==> inputs of raven <==
Design asx_soupbintcp_itch, start of the top module:
module asx_soupbintcp_itch (
    input  wire        clk,
    input  wire        rst,
    input  wire        ip_payload_valid,
    input  wire [7:0]  ip_payload_data,
    input  wire        ip_payload_start,
    input  wire        ip_payload_end,
    output wire [15:0] tcp_src_port,
    output wire [15:0] tcp_dst_port,
    output wire [31:0] tcp_seq_num,
    output wire [31:0] tcp_ack_num,
    output wire [3:0] tcp_data_offset,
    output wire [7:0] tcp_flags,
    output wire [15:0] tcp_window,
    output wire tcp_flag_syn,
    output wire tcp_flag_ack,
    output wire tcp_flag_fin,
    output wire tcp_flag_rst,
    output wire tcp_flag_psh,
    output wire tcp_header_valid,
    output wire tcp_parse_error,
    output wire session_active,
    output wire [63:0] session_sequence,
    output wire [7:0] pkt_type,
    output wire pkt_type_valid,
    output wire pkt_heartbeat,
    output wire pkt_login_accepted,
    output wire pkt_login_rejected,
    output wire pkt_end_session,
    output wire [31:0] seq_data_count,
    output wire [31:0] heartbeat_count,
    output wire parse_error,
    output wire msg_valid,
    output wire [7:0] msg_type,
    output wire msg_error,
    output wire [31:0] timestamp,
    output wire [63:0] order_id,
    output wire [31:0] orderbook_id,
    output wire side,
    output wire add_order_valid,
    output wire add_order_start,
    output wire [63:0] quantity,
    output wire [31:0] price,
    output wire [15:0] order_attributes,
    output wire order_executed_valid,
    output wire [63:0] exec_quantity,
    output wire order_cancel_valid,
    output wire order_delete_valid,
    output wire order_replace_valid,
    output wire directory_valid,
    output wire system_event_valid,
    output wire [7:0] event_code,
    output wire [31:0] total_messages,
    output wire [31:0] parse_errors
);
clock: 2.77 ns
lec_check: 0
abc_area: 1
cap_margin: 20
core_margin: 2
core_utilization: 72
cts_cluster_diameter: 394
cts_cluster_size: 97
place_density: 0.86
slew_margin: 20
run.sh (not shown) runs the stock make flow with config.mk's settings and CLKGATE_MAP_FILE=.
==> indigo (differences from raven) <==
- ABC_AREA: 1 -> default
- CORE_UTILIZATION: 72 -> 40
- CTS_CLUSTER_DIAMETER: 394 -> default
- CTS_CLUSTER_SIZE: 97 -> default
- PLACE_DENSITY: 0.86 -> default
==> flow/constraint.sdc (replaced) <==
create_clock -name core_clock -period 3.63 [get_ports {clk}]
set_input_delay 0.7260 -clock core_clock [delete_from_list [all_inputs] [get_ports {clk}]]
set_output_delay 0.7260 -clock core_clock [all_outputs]
set_load 0.01 [all_outputs]
==> tundra (differences from raven) <==
- ABC_AREA: 1 -> default
- CORE_ASPECT_RATIO: default -> 1.54
- CORE_UTILIZATION: 72 -> 66
- CTS_CLUSTER_DIAMETER: 394 -> default
- CTS_CLUSTER_SIZE: 97 -> 51
- GPL_TIMING_DRIVEN: default -> 1
- PLACE_DENSITY: 0.86 -> default
- SLEW_MARGIN: 20 -> 40
==> flow_metrics.tcl <==
# metrics dict for downstream scripts
set metrics [dict create \
    outcome "timing/DRC/antenna clean" \
    dp_cells 4325 \
    place_area_um2 37700 \
    ys_top_cells_by_count "dfxtp_1, nor2_1, edfxtp_1, nand2_1, a21oi_1" \
    grt_usage_pct 24.68 \
    synth_dominant_cell_count "dfxtp_1" \
    postSynthSeqShare_pct 62.74 \
    ys_types 69 \
]
That was indigo.
==> flow_metrics.tcl <==
# metrics dict for downstream scripts
set metrics [dict create \
    placementRows 96 \
    ys_top_cells_by_count "dfxtp_1, nor2_1, edfxtp_1, nand2_1, a21oi_1" \
    synth_dominant_cell_count "dfxtp_1" \
    check-failures "setup timing" \
    final-setup-viol-count 102 \
    worst_slack_ps -313.5 \
    grt_usage_pct 49.54 \
    outcome "finished with violations" \
    ys_cells 2751 \
    r2r_slack_ps -310 \
    ys_types 69 \
]
That was tundra.
==> flow_metrics.tcl <==
# flow metrics
set metrics [dict create \
    grt_use_met3_pct 68.45 \
    grt_usage_pct 78.81 \
    outcome "stopped before the end" \
    postSynthSeqShare_pct 58.26 \
    place.port_buffers 681 \
    lastStage "5_1_grt" \
    error "[ERROR GRT-0232] Routing congestion too high. Check the congestion heatmap in the GUI." \
    ys_top_cells_by_count "nand2_1, dfxtp_1, inv_1, nor2_1, edfxtp_1" \
    synth_dominant_cell_count "nand2_1" \
    simple_gate_area_share_pct 21.00 \
    ys_ff 765 \
    core-area_um2 44030 \
    ys_types 57 \
    holdBufCountCts 0 \
    place_area_um2 39730 \
]
That was raven.

* * *

==> run E <==
Starting RTL as in the previous note.
Settings: LEC_CHECK=0, CAP_MARGIN=20, CORE_ASPECT_RATIO=1.54, CORE_MARGIN=5, CORE_UTILIZATION=48, GPL_TIMING_DRIVEN=1, PLACE_DENSITY_LB_ADDON=0.18, SLEW_MARGIN=40; clock period 3.36 ns.
==> run P (differences from run E) <==
Settings changed: CORE_ASPECT_RATIO 1.54 to default, CORE_MARGIN 5 to 2, CORE_UTILIZATION 48 to 70, GPL_TIMING_DRIVEN 1 to default, PLACE_DENSITY_LB_ADDON 0.18 to default, SLEW_MARGIN 40 to 20.
==> flow/constraint.sdc (replaced) <==
create_clock -name core_clock -period 1.45 [get_ports {clk}]
set_input_delay 0.2900 -clock core_clock [delete_from_list [all_inputs] [get_ports {clk}]]
set_output_delay 0.2900 -clock core_clock [all_outputs]
set_load 0.01 [all_outputs]
==> run G (differences from run E) <==
Settings changed: CORE_ASPECT_RATIO 1.54 to default, CORE_MARGIN 5 to 2, CORE_UTILIZATION 48 to 9, GPL_TIMING_DRIVEN 1 to default, PLACE_DENSITY_LB_ADDON 0.18 to default, SLEW_MARGIN 40 to 20.
==> flow/constraint.sdc (replaced) <==
create_clock -name core_clock -period 7.24 [get_ports {clk}]
set_input_delay 1.4480 -clock core_clock [delete_from_list [all_inputs] [get_ports {clk}]]
set_output_delay 1.4480 -clock core_clock [all_outputs]
set_load 0.01 [all_outputs]
==> CHANGELOG.md <==
## Implementation

- Hold Path Sink: tcp_parser_inst.ack_num_reg[9]
- Outcome: timing/DRC/antenna clean
- Dpl cell area: around 0.042 sq mm
- DRC viols: 0
- CP delay by family, top: simple AND/OR/NAND/NOR gates
# the run above: run G

==> CHANGELOG.md <==
### Physical design

- Tool Error: [ERROR DPL-0038] Utilization greater than 100%, impossible to legalize
- Halt Stage: detailed placement
- Outcome: did not finish
- Dominant cell type by area after synthesis: edfxtp_1
- Post-synth seq share: a little over three fifths
# the run above: run P

==> CHANGELOG.md <==
## Implementation

- CP delay by family, top: simple AND/OR/NAND/NOR gates
- # Taps: a little over 800
- CTS Buf Count: slightly below 70
- DRC viols: 0
- PortBufs: a little under 700
- Hold Path Sink: soupbintcp_inst.itch_msg_end
- Dpl cell area: 0.0376 sq mm
- Outcome: timing/DRC/antenna clean
# the run above: run E


* * *

==> try-amber <==
Starting RTL as in the previous note.
clock: 2.71 ns
lec_check: 0
abc_area: 1
cap_margin: 20
core_aspect_ratio: 1.47
core_margin: 2
core_utilization: 72
cts_cluster_diameter: 221
cts_cluster_size: 97
max_routing_layer: met4
place_density_lb_addon: 0.08
setup_slack_margin: 0.72
slew_margin: 20
==> inputs of try-willow, as changes to try-amber <==
==> flow/config.mk (replaced) <==
export PLATFORM = sky130hd
export DESIGN_NAME = asx_soupbintcp_itch
export DESIGN_NICKNAME = asx_soupbintcp_itch
export VERILOG_FILES = /design/flow/design.v
export SDC_FILE = /design/flow/constraint.sdc
export NUM_CORES = 4
export LEC_CHECK = 0
export CAP_MARGIN = 20
export CORE_MARGIN = 2
export CORE_UTILIZATION = 70
export CTS_CLUSTER_SIZE = 36
export SETUP_SLACK_MARGIN = -0.2
export SLEW_MARGIN = 20
==> flow/constraint.sdc (replaced) <==
create_clock -name core_clock -period 2.79 [get_ports {clk}]
set_input_delay 0.5580 -clock core_clock [delete_from_list [all_inputs] [get_ports {clk}]]
set_output_delay 0.5580 -clock core_clock [all_outputs]
set_load 0.01 [all_outputs]
==> inputs of try-quartz, as changes to try-amber <==
==> flow/config.mk (replaced) <==
export PLATFORM = sky130hd
export DESIGN_NAME = asx_soupbintcp_itch
export DESIGN_NICKNAME = asx_soupbintcp_itch
export VERILOG_FILES = /design/flow/design.v
export SDC_FILE = /design/flow/constraint.sdc
export NUM_CORES = 4
export LEC_CHECK = 0
export CAP_MARGIN = 20
export CORE_MARGIN = 2
export CORE_UTILIZATION = 68
export CTS_CLUSTER_SIZE = 31
export SETUP_SLACK_MARGIN = 0.36
export SLEW_MARGIN = 20
==> flow/constraint.sdc (replaced) <==
create_clock -name core_clock -period 2.02 [get_ports {clk}]
set_input_delay 0.4040 -clock core_clock [delete_from_list [all_inputs] [get_ports {clk}]]
set_output_delay 0.4040 -clock core_clock [all_outputs]
set_load 0.01 [all_outputs]
==> comparison <==
- try-willow ended with an error in global routing. try-quartz aborted during clock tree synthesis. try-amber stopped in clock tree synthesis with DPL-0033.
- Synthesized cell count is the same in try-willow and try-quartz.
- In try-amber the area after synthesis is larger than in try-willow, by about 8%.
- Of try-amber and try-willow, try-amber has the higher die area (gap 4.7%, measured against try-willow).
==> figures <==
Area fraction in mux cells: try-quartz 2.04%; try-amber 0%; try-willow 2.04%
Outcome: try-quartz aborted with a tool error; try-amber aborted with a tool error; try-willow aborted with a tool error
Stage where the flow stopped: try-quartz clock tree synthesis; try-amber clock tree synthesis; try-willow global routing
Post-detail-place hpwl: try-quartz 81500 um; try-amber 87500 um; try-willow 75300 um
Total placed cells including tap cells: try-quartz 4151; try-amber 4790; try-willow 3962
Final weighted congestion of routability-driven global placement: try-quartz 0.959; try-amber 1.12; try-willow 0.928
Post-Synthesis Cell Area: try-quartz 29700 um^2; try-amber 31900 um^2; try-willow 29700 um^2
Post-place setup slack: try-quartz -1.05 ns; try-amber -0.206 ns; try-willow -0.311 ns
Adder Share, Synth: try-quartz 1.90%; try-amber 1.76%; try-willow 1.90%
Init Core Util: try-quartz 68.9%; try-amber 73.0%; try-willow 70.9%
Yosys cell count: try-quartz 2751; try-amber 3567; try-willow 2751
Die height: try-quartz 213 um; try-amber 259 um; try-willow 210 um
Max-area cell share: try-quartz 33.3%; try-amber 30.9%; try-willow 33.3%
Number of distinct standard cells referenced by the synthesized netlist: try-quartz 69; try-amber 57; try-willow 69
Die area: try-quartz 45300 um^2; try-amber 46100 um^2; try-willow 44000 um^2
XOR-XNOR Cells, Area Fraction: try-quartz 5.79%; try-amber 2.61%; try-willow 5.79%
Post-synthesis average cell area: try-quartz 10.8 um^2; try-amber 8.95 um^2; try-willow 10.8 um^2
Synthesized netlist cell count: try-quartz 2751; try-amber 3567; try-willow 2751
Seq/Total Area, Yosys: try-quartz 62.7%; try-amber 58.3%; try-willow 62.7%
Area of placed instances: try-quartz 40100 um^2; try-amber 39800 um^2; try-willow 37600 um^2
Die Wd: try-quartz 213 um; try-amber 178 um; try-willow 210 um
Post-Syn Nets: try-quartz 2809; try-amber 3625; try-willow 2809
Area reported by Yosys stat: try-quartz 29700 um^2; try-amber 31900 um^2; try-willow 29700 um^2

* * *

==> v20: inputs <==
Starting RTL as in the previous note.
Settings: LEC_CHECK=0, ABC_AREA=1, CAP_MARGIN=20, CORE_ASPECT_RATIO=0.5, CORE_MARGIN=2, CORE_UTILIZATION=72, CTS_CLUSTER_DIAMETER=396, CTS_CLUSTER_SIZE=99, PLACE_DENSITY=0.4, SLEW_MARGIN=20; clock period 2.56 ns.
==> v12 (differences from v20) <==
--- a/flow/config.mk
+++ b/flow/config.mk
@@ -7,10 +7,13 @@
 export LEC_CHECK = 0
 export ABC_AREA = 1
-export CAP_MARGIN = 20
-export CORE_ASPECT_RATIO = 0.5
+export CAP_MARGIN = 0
+export CORE_ASPECT_RATIO = 1.33
 export CORE_MARGIN = 2
 export CORE_UTILIZATION = 72
 export CTS_CLUSTER_DIAMETER = 396
 export CTS_CLUSTER_SIZE = 99
+export HOLD_SLACK_MARGIN = 0.3
 export PLACE_DENSITY = 0.4
-export SLEW_MARGIN = 20
+export SETUP_SLACK_MARGIN = -0.26
+export SLEW_MARGIN = 0
+export TNS_END_PERCENT = 5
==> v23 (differences from v20) <==
==> flow/config.mk (replaced) <==
export PLATFORM = sky130hd
export DESIGN_NAME = asx_soupbintcp_itch
export DESIGN_NICKNAME = asx_soupbintcp_itch
export VERILOG_FILES = /design/flow/design.v
export SDC_FILE = /design/flow/constraint.sdc
export NUM_CORES = 4
export LEC_CHECK = 0
export CAP_MARGIN = 20
export CORE_ASPECT_RATIO = 0.5
export CORE_MARGIN = 2
export CORE_UTILIZATION = 62
export SLEW_MARGIN = 20
==> flow/constraint.sdc (replaced) <==
create_clock -name core_clock -period 2.51 [get_ports {clk}]
set_input_delay 0.5020 -clock core_clock [delete_from_list [all_inputs] [get_ports {clk}]]
set_output_delay 0.5020 -clock core_clock [all_outputs]
set_load 0.01 [all_outputs]
==> comparison table <==
                                                                                v20                         v23                         v12
Die extent in x                                                              302 um                      313 um                      187 um
HPWL reported at the end of detailed placement                             84200 um                    60200 um                    84400 um
Yosys stat chip area                                                      31900 um2                   29700 um2                   31900 um2
Share of the yosys chip area belonging to registers                           58.3%                       62.7%                       58.3%
Number of cell rows                                                              54                          56                          89
Compound-Gate Fraction of Synth Area                                          9.85%                       6.40%                       9.85%
Clock tree sinks                                                                  -                         765                         765
Cells after synthesis                                                          3567                        2751                        3567
Number of instances in the placed design                                       4835                        4105                        4838
Number of H-tree levels                                                           -                           2                           1
Area share of the largest cell type after synthesis                           30.9%                       33.3%                       30.9%
Net Count, Synth                                                               3625                        2809                        3625
Ys cells                                                                       3567                        2751                        3567
Buffer cell driving the clock tree root                                           -  sky130_fd_sc_hd__clkbuf_16  sky130_fd_sc_hd__clkbuf_16
Run status                                                aborted with a tool error  complete, but fails checks   aborted with a tool error
Stage where the flow stopped                         clock tree synthesis (4_1_cts)                           -    global routing (5_1_grt)
Violated checks                                                                   -        negative setup slack                           -

* * *

==> run a: inputs <==
Starting RTL as in the previous note.
export LEC_CHECK = 0
export ABC_AREA = 1
export CAP_MARGIN = 20
export CELL_PAD_IN_SITES_DETAIL_PLACEMENT = 2
export CORE_ASPECT_RATIO = 1.54
export CORE_MARGIN = 5
export CORE_UTILIZATION = 48
export GPL_TIMING_DRIVEN = 1
export MAX_ROUTING_LAYER = met4
export SLEW_MARGIN = 25
export TNS_END_PERCENT = 60
create_clock -name core_clock -period 3.36 [get_ports {clk}]
==> run b (differences from run a) <==
==> flow/config.mk (replaced) <==
export PLATFORM = sky130hd
export DESIGN_NAME = asx_soupbintcp_itch
export DESIGN_NICKNAME = asx_soupbintcp_itch
export VERILOG_FILES = /design/flow/design.v
export SDC_FILE = /design/flow/constraint.sdc
export NUM_CORES = 4
export LEC_CHECK = 0
export ABC_AREA = 1
export CAP_MARGIN = 20
export CORE_MARGIN = 2
export CORE_UTILIZATION = 72
export CTS_CLUSTER_DIAMETER = 397
export SETUP_SLACK_MARGIN = 0.3
export SLEW_MARGIN = 20
==> flow/constraint.sdc (replaced) <==
create_clock -name core_clock -period 1.25 [get_ports {clk}]
set_input_delay 0.2500 -clock core_clock [delete_from_list [all_inputs] [get_ports {clk}]]
set_output_delay 0.2500 -clock core_clock [all_outputs]
set_load 0.01 [all_outputs]
==> results <==
- Area after synthesis is the same in run b and run a.
- In run a the die size is larger than in run b, by about 56%.
- Synthesized cell count is the same in run a and run b.
- Run b never finished: it broke off in detailed placement (3_5_place_dp), error DPL-0038. Run a ended with an error in detailed placement (3_5_place_dp) on DPL-0033.
==> figures <==
metric                                                                     run a                              run b
Sequential share of the synthesized area                                  0.5826                             0.5826
Placeable core area                                                  66,020 um^2                        44,030 um^2
Total number of placement rows                                               117                                 77
Vertical die size                                                       330.1 um                           214.6 um
Gpl congestion                                                             1.029                              1.034
Initial core utilization                                                  0.4837                             0.7254
Xor/xnor cell area share of the yosys netlist                            0.02605                            0.02605
Syn avg cell area                                                     8.953 um^2                         8.953 um^2
Net Count, Synth                                                           3,625                              3,625
Die Size                                                             71,910 um^2                        46,060 um^2
Status                                                 aborted with a tool error          aborted with a tool error
Last stage reached                             detailed placement (3_5_place_dp)  detailed placement (3_5_place_dp)
Die span in x                                                           217.9 um                           214.6 um
Post-synthesis instance area                                         31,940 um^2                        31,940 um^2
Count of pins on the block boundary                                          682                                682
